==> inputs of ember <==
==> flow/design.v <==
module exponent_multiplier (
    i_clk, i_rst_n,
    i_load, i_start, i_select,
    i_A, i_B,
    o_done, led_select, o_P,
	seg_i_A_ten, seg_i_A_unit, 
	seg_i_B_ten, seg_i_B_unit, 
	seg_o_P_thousand, seg_o_P_hundred, seg_o_P_ten, seg_o_P_unit
);
    input wire i_clk, i_rst_n;
    input wire i_load, i_start, i_select;
    input [3:0] i_A, i_B;
    output reg o_done, led_select;
    output reg [29:0] o_P;
	output reg [6:0] seg_i_A_ten, seg_i_A_unit;
	output reg [6:0] seg_i_B_ten, seg_i_B_unit;
	output reg [6:0] seg_o_P_thousand, seg_o_P_hundred, seg_o_P_ten, seg_o_P_unit;
    parameter IDLE = 3'b000, LOAD = 3'b001, CALC = 3'b010, FINISH = 3'b011;
    reg [2:0] current_state;
    reg [3:0] reg_A, reg_B;
	reg [3:0] led_reg_A, led_reg_B;
    reg [19:0] reg_A_shift;
    reg [29:0] reg_P_exp;
    reg [7:0] reg_P_mul;
    reg [3:0] counter_exp;
    reg [2:0] index_bit_B;
    reg exp_done, mul_done;
    always @(posedge i_clk or negedge i_rst_n) begin
        if (!i_rst_n) begin
            reg_A <= 4'b0;
            reg_B <= 4'b0;
            reg_P_exp <= 30'b1;
            reg_P_mul <= 8'b0;
            reg_A_shift <= 20'b0;
			led_reg_A <= 4'b0;	
			led_reg_B <= 4'b0;	
            o_done <= 0;
			led_select <= 0;
            o_P <= 30'b0;
            counter_exp <= 4'b0;
            index_bit_B <= 3'b0;
            exp_done <= 0;
            mul_done <= 0;
            current_state <= IDLE;
        end
        else begin
            case (current_state)
                IDLE: begin
                    reg_A <= 4'b0;
                    reg_B <= 4'b0;
                    reg_P_exp <= 30'b1;
                    reg_P_mul <= 8'b0;
                    reg_A_shift <= 20'b0;
                    o_done <= 0;
					led_select <= 0;
                    o_P <= 30'b0;
                    counter_exp <= 4'b0;
                    index_bit_B <= 3'b0;
                    exp_done <= 0;
                    mul_done <= 0;
                    if (!i_load) begin 
                        reg_A <= i_A;
						led_reg_A <= i_A;
                        reg_B <= i_B;
						led_reg_B <= i_B;
                        reg_A_shift <= {16'b0, i_A};
                        current_state <= LOAD;
                    end                    
                end    
                LOAD: begin                    
                    current_state <= (!i_start) ? CALC : LOAD;
                end
                CALC: begin
                    if (i_start) begin
                        if (!exp_done) begin
                            if (counter_exp < reg_B) begin
                                reg_P_exp <= reg_P_exp * reg_A;
                                counter_exp <= counter_exp + 1;
                            end
                            else begin
                                exp_done <= 1;
                            end
                        end
                        if (!mul_done) begin
                            if (index_bit_B < 4) begin
                                if (reg_B[index_bit_B]) begin
                                    reg_P_mul <= reg_P_mul + reg_A_shift[7:0];
                                end
                                reg_A_shift <= reg_A_shift << 1;
                                index_bit_B <= index_bit_B + 1;
                            end
                            else begin
                                mul_done <= 1;
                            end
                        end
                        if (exp_done && mul_done) begin
                            current_state <= FINISH;
                        end
                    end
                end
                FINISH: begin
                    o_done <= 1;
                    led_select <= !i_select;
                    if (!i_select) begin
                        o_P <= reg_P_exp;
                    end
                    else if (i_select) begin
                        o_P <= {22'b0, reg_P_mul};
                    end
                    if (!i_start) begin
                        current_state <= IDLE;
                    end
                end
            endcase
        end
    end
	always @(*) begin                 
		case (led_reg_A % 10)
			4'd0: seg_i_A_unit = 7'b1000000;
			4'd1: seg_i_A_unit = 7'b1111001;
			4'd2: seg_i_A_unit = 7'b0100100;
			4'd3: seg_i_A_unit = 7'b0110000;
			4'd4: seg_i_A_unit = 7'b0011001;
			4'd5: seg_i_A_unit = 7'b0010010;
			4'd6: seg_i_A_unit = 7'b0000010;
			4'd7: seg_i_A_unit = 7'b1111000;
			4'd8: seg_i_A_unit = 7'b0000000;
			4'd9: seg_i_A_unit = 7'b0010000;
			default: seg_i_A_unit = 7'b1000000;
		endcase
		case (led_reg_A / 10)
			4'd0: seg_i_A_ten = 7'b1000000;
			4'd1: seg_i_A_ten = 7'b1111001;
			4'd2: seg_i_A_ten = 7'b0100100;
			4'd3: seg_i_A_ten = 7'b0110000;
			4'd4: seg_i_A_ten = 7'b0011001;
			4'd5: seg_i_A_ten = 7'b0010010;
			4'd6: seg_i_A_ten = 7'b0000010;
			4'd7: seg_i_A_ten = 7'b1111000;
			4'd8: seg_i_A_ten = 7'b0000000;
			4'd9: seg_i_A_ten = 7'b0010000;
			default: seg_i_A_ten = 7'b1000000;
		endcase
		case (led_reg_B % 10)
			4'd0: seg_i_B_unit = 7'b1000000;
			4'd1: seg_i_B_unit = 7'b1111001;
			4'd2: seg_i_B_unit = 7'b0100100;
			4'd3: seg_i_B_unit = 7'b0110000;
			4'd4: seg_i_B_unit = 7'b0011001;
			4'd5: seg_i_B_unit = 7'b0010010;
			4'd6: seg_i_B_unit = 7'b0000010;
			4'd7: seg_i_B_unit = 7'b1111000;
			4'd8: seg_i_B_unit = 7'b0000000;
			4'd9: seg_i_B_unit = 7'b0010000;
			default: seg_i_B_unit = 7'b1000000;
		endcase
		case (led_reg_B / 10)
			4'd0: seg_i_B_ten = 7'b1000000;
			4'd1: seg_i_B_ten = 7'b1111001;
			4'd2: seg_i_B_ten = 7'b0100100;
			4'd3: seg_i_B_ten = 7'b0110000;
			4'd4: seg_i_B_ten = 7'b0011001;
			4'd5: seg_i_B_ten = 7'b0010010;
			4'd6: seg_i_B_ten = 7'b0000010;
			4'd7: seg_i_B_ten = 7'b1111000;
			4'd8: seg_i_B_ten = 7'b0000000;
			4'd9: seg_i_B_ten = 7'b0010000;
			default: seg_i_B_ten = 7'b1000000;
		endcase
		case (o_P % 10)
			4'd0: seg_o_P_unit = 7'b1000000;
			4'd1: seg_o_P_unit = 7'b1111001;
			4'd2: seg_o_P_unit = 7'b0100100;
			4'd3: seg_o_P_unit = 7'b0110000;
			4'd4: seg_o_P_unit = 7'b0011001;
			4'd5: seg_o_P_unit = 7'b0010010;
			4'd6: seg_o_P_unit = 7'b0000010;
			4'd7: seg_o_P_unit = 7'b1111000;
			4'd8: seg_o_P_unit = 7'b0000000;
			4'd9: seg_o_P_unit = 7'b0010000;
			default: seg_o_P_unit = 7'b1000000;
		endcase
		case ((o_P / 10) % 10)
			4'd0: seg_o_P_ten = 7'b1000000;
			4'd1: seg_o_P_ten = 7'b1111001;
			4'd2: seg_o_P_ten = 7'b0100100;
			4'd3: seg_o_P_ten = 7'b0110000;
			4'd4: seg_o_P_ten = 7'b0011001;
			4'd5: seg_o_P_ten = 7'b0010010;
			4'd6: seg_o_P_ten = 7'b0000010;
			4'd7: seg_o_P_ten = 7'b1111000;
			4'd8: seg_o_P_ten = 7'b0000000;
			4'd9: seg_o_P_ten = 7'b0010000;
			default: seg_o_P_ten = 7'b1000000;
		endcase
		case ((o_P / 100) % 10)
			4'd0: seg_o_P_hundred = 7'b1000000;
			4'd1: seg_o_P_hundred = 7'b1111001;
			4'd2: seg_o_P_hundred = 7'b0100100;
			4'd3: seg_o_P_hundred = 7'b0110000;
			4'd4: seg_o_P_hundred = 7'b0011001;
			4'd5: seg_o_P_hundred = 7'b0010010;
			4'd6: seg_o_P_hundred = 7'b0000010;
			4'd7: seg_o_P_hundred = 7'b1111000;
			4'd8: seg_o_P_hundred = 7'b0000000;
			4'd9: seg_o_P_hundred = 7'b0010000;
			default: seg_o_P_hundred = 7'b1000000;
		endcase
		case ((o_P / 1000) % 10)
			4'd0: seg_o_P_thousand = 7'b1000000;
			4'd1: seg_o_P_thousand = 7'b1111001;
			4'd2: seg_o_P_thousand = 7'b0100100;
			4'd3: seg_o_P_thousand = 7'b0110000;
			4'd4: seg_o_P_thousand = 7'b0011001;
			4'd5: seg_o_P_thousand = 7'b0010010;
			4'd6: seg_o_P_thousand = 7'b0000010;
			4'd7: seg_o_P_thousand = 7'b1111000;
			4'd8: seg_o_P_thousand = 7'b0000000;
			4'd9: seg_o_P_thousand = 7'b0010000;
			default: seg_o_P_thousand = 7'b1000000;		
		endcase
    end
endmodule
==> flow/run.sh <==
#!/bin/bash
# the make line also repeats each setting of config.mk as NAME=value (left out here)
make -C /OpenROAD-flow-scripts/flow DESIGN_CONFIG=/design/flow/config.mk WORK_HOME=/design/flow/orfs CLKGATE_MAP_FILE= finish
==> flow/config.mk <==
export PLATFORM = sky130hd
export DESIGN_NAME = exponent_multiplier
export DESIGN_NICKNAME = exponent_multiplier
export VERILOG_FILES = /design/flow/design.v
export SDC_FILE = /design/flow/constraint.sdc
export NUM_CORES = 4
export LEC_CHECK = 0
export CAP_MARGIN = 25
export CELL_PAD_IN_SITES_DETAIL_PLACEMENT = 2
export CELL_PAD_IN_SITES_GLOBAL_PLACEMENT = 1
export CORE_ASPECT_RATIO = 1.12
export CORE_MARGIN = 5
export CORE_UTILIZATION = 22
export CTS_CLUSTER_DIAMETER = 224
export GPL_TIMING_DRIVEN = 0
export MAX_ROUTING_LAYER = met4
export MIN_ROUTING_LAYER = met1
export PLACE_DENSITY_LB_ADDON = 0.01
export SETUP_SLACK_MARGIN = 5.0
export SLEW_MARGIN = 10
export TNS_END_PERCENT = 25
==> flow/constraint.sdc <==
create_clock -name core_clock -period 82.1 [get_ports {i_clk}]
set_input_delay 16.4200 -clock core_clock [delete_from_list [all_inputs] [get_ports {i_clk}]]
set_output_delay 16.4200 -clock core_clock [all_outputs]
set_load 0.01 [all_outputs]
==> maple: changes against ember <==
==> flow/config.mk (replaced) <==
export PLATFORM = sky130hd
export DESIGN_NAME = exponent_multiplier
export DESIGN_NICKNAME = exponent_multiplier
export VERILOG_FILES = /design/flow/design.v
export SDC_FILE = /design/flow/constraint.sdc
export NUM_CORES = 4
export LEC_CHECK = 0
export CAP_MARGIN = 20
export CORE_MARGIN = 2
export CORE_UTILIZATION = 40
export PLACE_DENSITY = 0.6
export SLEW_MARGIN = 20
==> flow/constraint.sdc (replaced) <==
create_clock -name core_clock -period 48.9 [get_ports {i_clk}]
set_input_delay 9.7800 -clock core_clock [delete_from_list [all_inputs] [get_ports {i_clk}]]
set_output_delay 9.7800 -clock core_clock [all_outputs]
set_load 0.01 [all_outputs]
==> amber: changes against ember <==
==> flow/config.mk (replaced) <==
export PLATFORM = sky130hd
export DESIGN_NAME = exponent_multiplier
export DESIGN_NICKNAME = exponent_multiplier
export VERILOG_FILES = /design/flow/design.v
export SDC_FILE = /design/flow/constraint.sdc
export NUM_CORES = 4
export LEC_CHECK = 0
export CAP_MARGIN = 5
export CORE_ASPECT_RATIO = 1.45
export CORE_MARGIN = 2
export CORE_UTILIZATION = 72
export CTS_CLUSTER_SIZE = 90
export MIN_ROUTING_LAYER = met1
export PLACE_DENSITY = 0.63
export SETUP_SLACK_MARGIN = 0.3
export SLEW_MARGIN = 20
export TNS_END_PERCENT = 25
==> flow/constraint.sdc (replaced) <==
create_clock -name core_clock -period 49.6 [get_ports {i_clk}]
set_input_delay 9.9200 -clock core_clock [delete_from_list [all_inputs] [get_ports {i_clk}]]
set_output_delay 9.9200 -clock core_clock [all_outputs]
set_load 0.01 [all_outputs]
==> results <==
Flip-flop count is the same in amber and maple. The highest clock skew belongs to maple, the lowest to ember. Register-to-register slack: ember > amber > maple. In ember the first-iteration DRC count is smaller than in amber, by about 70%. Critical path depth, lowest first: ember, maple, amber. Non-clock buffer count: ember > maple > amber.
==> figures <==
item	ember	maple	amber
Final std cells w/o fill	8437	7175	6584
Reg2reg path depth	35	33	34
Fill cell instance count of the final layout	21900	10400	4303
Wire length of the first global-routing pass	309000 µm	227000 µm	228000 µm
Initial detailed-routing violation count	1907	4665	6357
Number of vias after detailed routing	46600	46100	48500
CP bufs+invs	15	13	16
Outcome	finished clean	finished clean	finished clean
Critical register-to-register path startpoint	reg_A[2]	reg_A[3]	reg_A[3]
Met2 Resource Use GR	0.367	0.420	0.778
Wire length per cell after detailed routing	23.6 µm	19.7 µm	21.9 µm
Number of buffers added on ports	93	94	94
Placeable Area	181000 µm²	99700 µm²	55300 µm²
